// hdmi
module hdmi
#(parameter FREQ=25200000, FS=48000, CTS=25200, N=6144)
 (
   input        I_CLK_PIXEL,
   input        I_RESET,      
   input [7:0]  I_R,
   input [7:0]  I_G,
   input [7:0]  I_B,
   input        I_BLANK,
   input        I_HSYNC,
   input        I_VSYNC,
   input        I_ASPECT_169,
   input        I_AUDIO_ENABLE,
   input [15:0] I_AUDIO_PCM_L,
   input [15:0] I_AUDIO_PCM_R,
   output [9:0] O_RED,    
   output [9:0] O_GREEN,  
   output [9:0] O_BLUE    
);
   wire [9:0]   red;
   wire [9:0]   green;
   wire [9:0]   blue;
   wire [9:0]   enc0out;
   wire [9:0]   enc1out;
   wire [9:0]   enc2out;
   wire [29:0]  tx_in;
   wire [3:0]   tmds_d;
   wire         data;
   wire [3:0]   dataPacket0;
   wire [3:0]   dataPacket1;
   wire [3:0]   dataPacket2;
   wire [39:0]  delayLineIn;
   wire [39:0]  delayLineOut;
   wire [7:0]   ROut;
   wire [7:0]   GOut;
   wire [7:0]   BOut;
   wire         hSyncOut;
   wire         vSyncOut;
   wire         vdeOut;
   wire         dataOut;
   wire [1:0]   vhSyncOut;
   reg          prevBlank;
   reg          prevData;
   wire [3:0]   dataPacket0Out;
   wire [3:0]   dataPacket1Out;
   wire [3:0]   dataPacket2Out;
   reg          ctl0;
   reg          ctl1;
   reg          ctl2;
   reg          ctl3;
   wire [1:0]   ctl_10;
   wire [1:0]   ctl_32;
   reg [2:0]    state;
   reg [10:0]   clockCounter;
   assign delayLineIn[39:32] = I_R;
   assign delayLineIn[31:24] = I_G;
   assign delayLineIn[23:16] = I_B;
   assign delayLineIn[15] = I_HSYNC;
   assign delayLineIn[14] = I_VSYNC;
   assign delayLineIn[13] = !I_BLANK;
   assign delayLineIn[12] = data;
   assign delayLineIn[11:8] = dataPacket0;
   assign delayLineIn[7:4] = dataPacket1;
   assign delayLineIn[3:0] = dataPacket2;
   assign ROut = delayLineOut[39:32];
   assign GOut = delayLineOut[31:24];
   assign BOut = delayLineOut[23:16];
   assign hSyncOut = delayLineOut[15];
   assign vSyncOut = delayLineOut[14];
   assign vdeOut = delayLineOut[13];
   assign dataOut = delayLineOut[12];
   assign dataPacket0Out = delayLineOut[11:8];
   assign dataPacket1Out = delayLineOut[7:4];
   assign dataPacket2Out = delayLineOut[3:0];
   assign vhSyncOut = {vSyncOut , hSyncOut};
   assign ctl_10 = {ctl1, ctl0};
   assign ctl_32 = {ctl3, ctl2};
   always @(posedge I_CLK_PIXEL) begin
  ...
For scale: roughly 4900 cells after synthesis, ~1200 flip-flops.
clock: 5.01 ns
lec_check: 0
abc_area: 1
cap_margin: 5
cell_pad_in_sites_detail_placement: 0
core_margin: 2
core_utilization: 72
cts_cluster_diameter: 214
cts_cluster_size: 16
gpl_timing_driven: 1
max_routing_layer: met5
min_routing_layer: met1
place_density_lb_addon: 0.01
setup_slack_margin: 1.44
slew_margin: 30
tns_end_percent: 10
run.sh (not shown) runs the stock make flow with config.mk's settings and CLKGATE_MAP_FILE=.
The starting point finished with setup timing left.
Next try:
Settings changed: ABC_AREA 1 to 0, CAP_MARGIN 5 to 10, CELL_PAD_IN_SITES_DETAIL_PLACEMENT 0 to unset, CTS_CLUSTER_DIAMETER 214 to unset, CTS_CLUSTER_SIZE 16 to 35, GPL_TIMING_DRIVEN 1 to unset, MAX_ROUTING_LAYER met5 to unset, MIN_ROUTING_LAYER met1 to unset, PLACE_DENSITY_LB_ADDON 0.01 to unset, SETUP_SLACK_MARGIN 1.44 to -0.45, SLEW_MARGIN 30 to 20, TNS_END_PERCENT 10 to unset.
Clock period 5.01 ns to 5.0 ns, I/O delays scaled along.
- Now the flow finished but failed the layout checks on capacitance limit, slew limit, setup timing
- final cell count came out lower by about 4%
- maximum frequency decreases by 13%
- worst hold slack degrades by 0.0056 ns
- via count increases by about 4%
- first-iteration DRC count goes up by 36%
- clock power went up by 36%
- sequential power climbs by about 4%
- sequential share of layout area drops by 1.7 points
- area after synthesis falls by 0.63%
Next try:
Settings changed: ABC_AREA 0 to 1, CAP_MARGIN 10 to 5, CTS_CLUSTER_SIZE 35 to 94, PLACE_DENSITY set to 0.43, SETUP_SLACK_MARGIN -0.45 to unset, TNS_END_PERCENT set to 20.
Clock period 5.0 ns to 4.92 ns, I/O delays scaled along.
After rerunning:
- The new run finished but failed the layout checks on setup timing
- worst setup slack is better by 0.77 ns
- critical path depth climbs by 3
- routed wire length shrinks by roughly a tenth
Next try:
Settings changed: ABC_AREA 1 to unset, CAP_MARGIN 5 to 20, CORE_UTILIZATION 72 to 21, CTS_CLUSTER_SIZE 94 to unset, PLACE_DENSITY 0.43 to unset, TNS_END_PERCENT 20 to unset.
Clock period 4.92 ns to 10.9 ns, I/O delays scaled along.
After rerunning: The new run completed with no timing, DRC or antenna violations. Total power shrinks by 57%. Synthesized cell count shrinks by 6.0%. Die area grows to 3.4 times its value. Critical path depth shrinks by 4. Final cell count grows by 24%. Area after synthesis shrinks by 0.63%.

========
hdmi again, from the RTL that the note above started with.
Settings: LEC_CHECK=0, CAP_MARGIN=20, CELL_PAD_IN_SITES_DETAIL_PLACEMENT=0, CORE_MARGIN=2, CORE_UTILIZATION=70, CTS_CLUSTER_DIAMETER=378, CTS_CLUSTER_SIZE=16, GPL_TIMING_DRIVEN=1, MAX_ROUTING_LAYER=met5, MIN_ROUTING_LAYER=met1, PLACE_DENSITY_LB_ADDON=0.06, SETUP_SLACK_MARGIN=1.36, SLEW_MARGIN=20; clock period 5.85 ns.
The starting point completed and failed the layout checks on setup timing.
Next try:
==> flow/config.mk (replaced) <==
export PLATFORM = sky130hd
export DESIGN_NAME = hdmi
export DESIGN_NICKNAME = hdmi
export VERILOG_FILES = /design/flow/design.v
export SDC_FILE = /design/flow/constraint.sdc
export NUM_CORES = 4
export LEC_CHECK = 0
export CAP_MARGIN = 20
export CORE_MARGIN = 2
export CORE_UTILIZATION = 70
export CTS_CLUSTER_SIZE = 35
export SETUP_SLACK_MARGIN = 1.45
export SLEW_MARGIN = 20
==> flow/constraint.sdc (replaced) <==
create_clock -name core_clock -period 5.06 [get_ports {I_CLK_PIXEL}]
set_input_delay 1.0120 -clock core_clock [delete_from_list [all_inputs] [get_ports {I_CLK_PIXEL}]]
set_output_delay 1.0120 -clock core_clock [all_outputs]
set_load 0.01 [all_outputs]
Effect: The new run finished with setup timing left. Worst setup slack gets worse by 1100 ps. Maximum frequency is lower by a few percent. Sequential power is higher by about a fifth. Area after synthesis stays the same. Global-route usage is higher by 0.77 points. Total power is higher by a quarter to a third. Wire length is higher by a few percent. Sequential share of layout area is lower by 1.5 points. Design area is higher by a few percent. Hold slack barely changes.
Next try:
--- a/flow/config.mk
+++ b/flow/config.mk
@@ -7,7 +7,7 @@
 export LEC_CHECK = 0
-export CAP_MARGIN = 20
+export CAP_MARGIN = 10
 export CORE_MARGIN = 2
-export CORE_UTILIZATION = 70
+export CORE_UTILIZATION = 68
 export CTS_CLUSTER_SIZE = 35
-export SETUP_SLACK_MARGIN = 1.45
+export MAX_ROUTING_LAYER = met4
 export SLEW_MARGIN = 20
==> flow/constraint.sdc (replaced) <==
create_clock -name core_clock -period 8.1 [get_ports {I_CLK_PIXEL}]
set_input_delay 1.6200 -clock core_clock [delete_from_list [all_inputs] [get_ports {I_CLK_PIXEL}]]
set_output_delay 1.6200 -clock core_clock [all_outputs]
set_load 0.01 [all_outputs]
Outcome: With this change the flow produced a clean layout; wire length decreases by 12%; setup slack improved by 3500 ps; power came out lower by 50%.

========
hdmi again, from the RTL that the note above started with.
export LEC_CHECK = 0
export ABC_AREA = 1
export CAP_MARGIN = 20
export CORE_ASPECT_RATIO = 1.36
export CORE_MARGIN = 2
export CORE_UTILIZATION = 72
export CTS_CLUSTER_DIAMETER = 390
export CTS_CLUSTER_SIZE = 10
export SETUP_SLACK_MARGIN = 0.54
export SLEW_MARGIN = 40
export TNS_END_PERCENT = 10
create_clock -name core_clock -period 4.17 [get_ports {I_CLK_PIXEL}]
The baseline completed and failed the layout checks on setup timing.
Change:
==> flow/config.mk (replaced) <==
export PLATFORM = sky130hd
export DESIGN_NAME = hdmi
export DESIGN_NICKNAME = hdmi
export VERILOG_FILES = /design/flow/design.v
export SDC_FILE = /design/flow/constraint.sdc
export NUM_CORES = 4
export LEC_CHECK = 0
export ABC_AREA = 1
export CAP_MARGIN = 20
export CORE_MARGIN = 2
export CORE_UTILIZATION = 57
export CTS_CLUSTER_SIZE = 94
export SLEW_MARGIN = 20
==> flow/constraint.sdc (replaced) <==
create_clock -name core_clock -period 6.28 [get_ports {I_CLK_PIXEL}]
set_input_delay 1.2560 -clock core_clock [delete_from_list [all_inputs] [get_ports {I_CLK_PIXEL}]]
set_output_delay 1.2560 -clock core_clock [all_outputs]
set_load 0.01 [all_outputs]
The new run finished with setup timing left.
Routed wire length came out lower by 11%.
Worst setup slack is better by 2.6 ns.
Die area came out higher by 26%.
Final cell count came out higher by 3.2%.
Change:
--- a/flow/config.mk
+++ b/flow/config.mk
@@ -8 +7,0 @@
-export ABC_AREA = 1
@@ -11,2 +10 @@
-export CORE_UTILIZATION = 57
-export CTS_CLUSTER_SIZE = 94
+export CORE_UTILIZATION = 30
==> flow/constraint.sdc (replaced) <==
create_clock -name core_clock -period 9.0 [get_ports {I_CLK_PIXEL}]
set_input_delay 1.8000 -clock core_clock [delete_from_list [all_inputs] [get_ports {I_CLK_PIXEL}]]
set_output_delay 1.8000 -clock core_clock [all_outputs]
set_load 0.01 [all_outputs]
This time the run ran to the end with no violations.
Synthesized area came out lower by 0.63%.
Global-route usage is lower by 11 points.
Worst hold slack barely changes.
Design area went down by 2.1%.
Synthesized cell count falls by 6.0%.
First-iteration DRC count came out lower by 2.7%.
Clock skew grows by 0.024 ns.
Critical path depth climbs by 1.
Clock power shrinks by about 27%.
Non-clock buffer count drops by 154.
Count of clock-buffer cells in the layout grows by 16.
Change:
--- a/flow/config.mk
+++ b/flow/config.mk
@@ -7,0 +8 @@
+export ABC_AREA = 1
@@ -8,0 +10 @@
+export CELL_PAD_IN_SITES_GLOBAL_PLACEMENT = 0
@@ -10 +12,2 @@
-export CORE_UTILIZATION = 30
+export CORE_UTILIZATION = 38
+export PLACE_DENSITY_LB_ADDON = 0.29
@@ -11,0 +15 @@
+export TNS_END_PERCENT = 20
==> flow/constraint.sdc (replaced) <==
create_clock -name core_clock -period 5.4 [get_ports {I_CLK_PIXEL}]
set_input_delay 1.0800 -clock core_clock [delete_from_list [all_inputs] [get_ports {I_CLK_PIXEL}]]
set_output_delay 1.0800 -clock core_clock [all_outputs]
set_load 0.01 [all_outputs]
Effect: Now the flow completed and failed the layout checks on setup timing. Wire length came out higher slightly. Design area came out higher by a few percent. Worst setup slack loses 2.2 ns. Total power came out higher by well over a third. Global-route usage came out higher by 3.5 points. Die size came out lower by about a fifth. Clock skew came out lower by 0.028 ns. Via count came out higher by a few percent. Combinational power came out higher by well over a third. Sequential share of layout area came out lower by 1.7 points. Count of clock-buffer cells in the layout came out lower by 4.
Change:
==> flow/config.mk (replaced) <==
export PLATFORM = sky130hd
export DESIGN_NAME = hdmi
export DESIGN_NICKNAME = hdmi
export VERILOG_FILES = /design/flow/design.v
export SDC_FILE = /design/flow/constraint.sdc
export NUM_CORES = 4
export LEC_CHECK = 0
export ABC_AREA = 1
export CAP_MARGIN = 5
export CORE_MARGIN = 2
export CORE_UTILIZATION = 70
export CTS_CLUSTER_SIZE = 27
export HOLD_SLACK_MARGIN = 0.29
export SETUP_SLACK_MARGIN = 1.27
export SLEW_MARGIN = 40
==> flow/constraint.sdc (replaced) <==
create_clock -name core_clock -period 5.0 [get_ports {I_CLK_PIXEL}]
set_input_delay 1.0000 -clock core_clock [delete_from_list [all_inputs] [get_ports {I_CLK_PIXEL}]]
set_output_delay 1.0000 -clock core_clock [all_outputs]
set_load 0.01 [all_outputs]
- The new run finished but failed the layout checks on setup timing
- die area goes down by well over a third
- sequential power goes up by a little under a tenth
- worst hold slack stays flat
Power figures rest on the tool's default switching activity, not on a simulated workload.
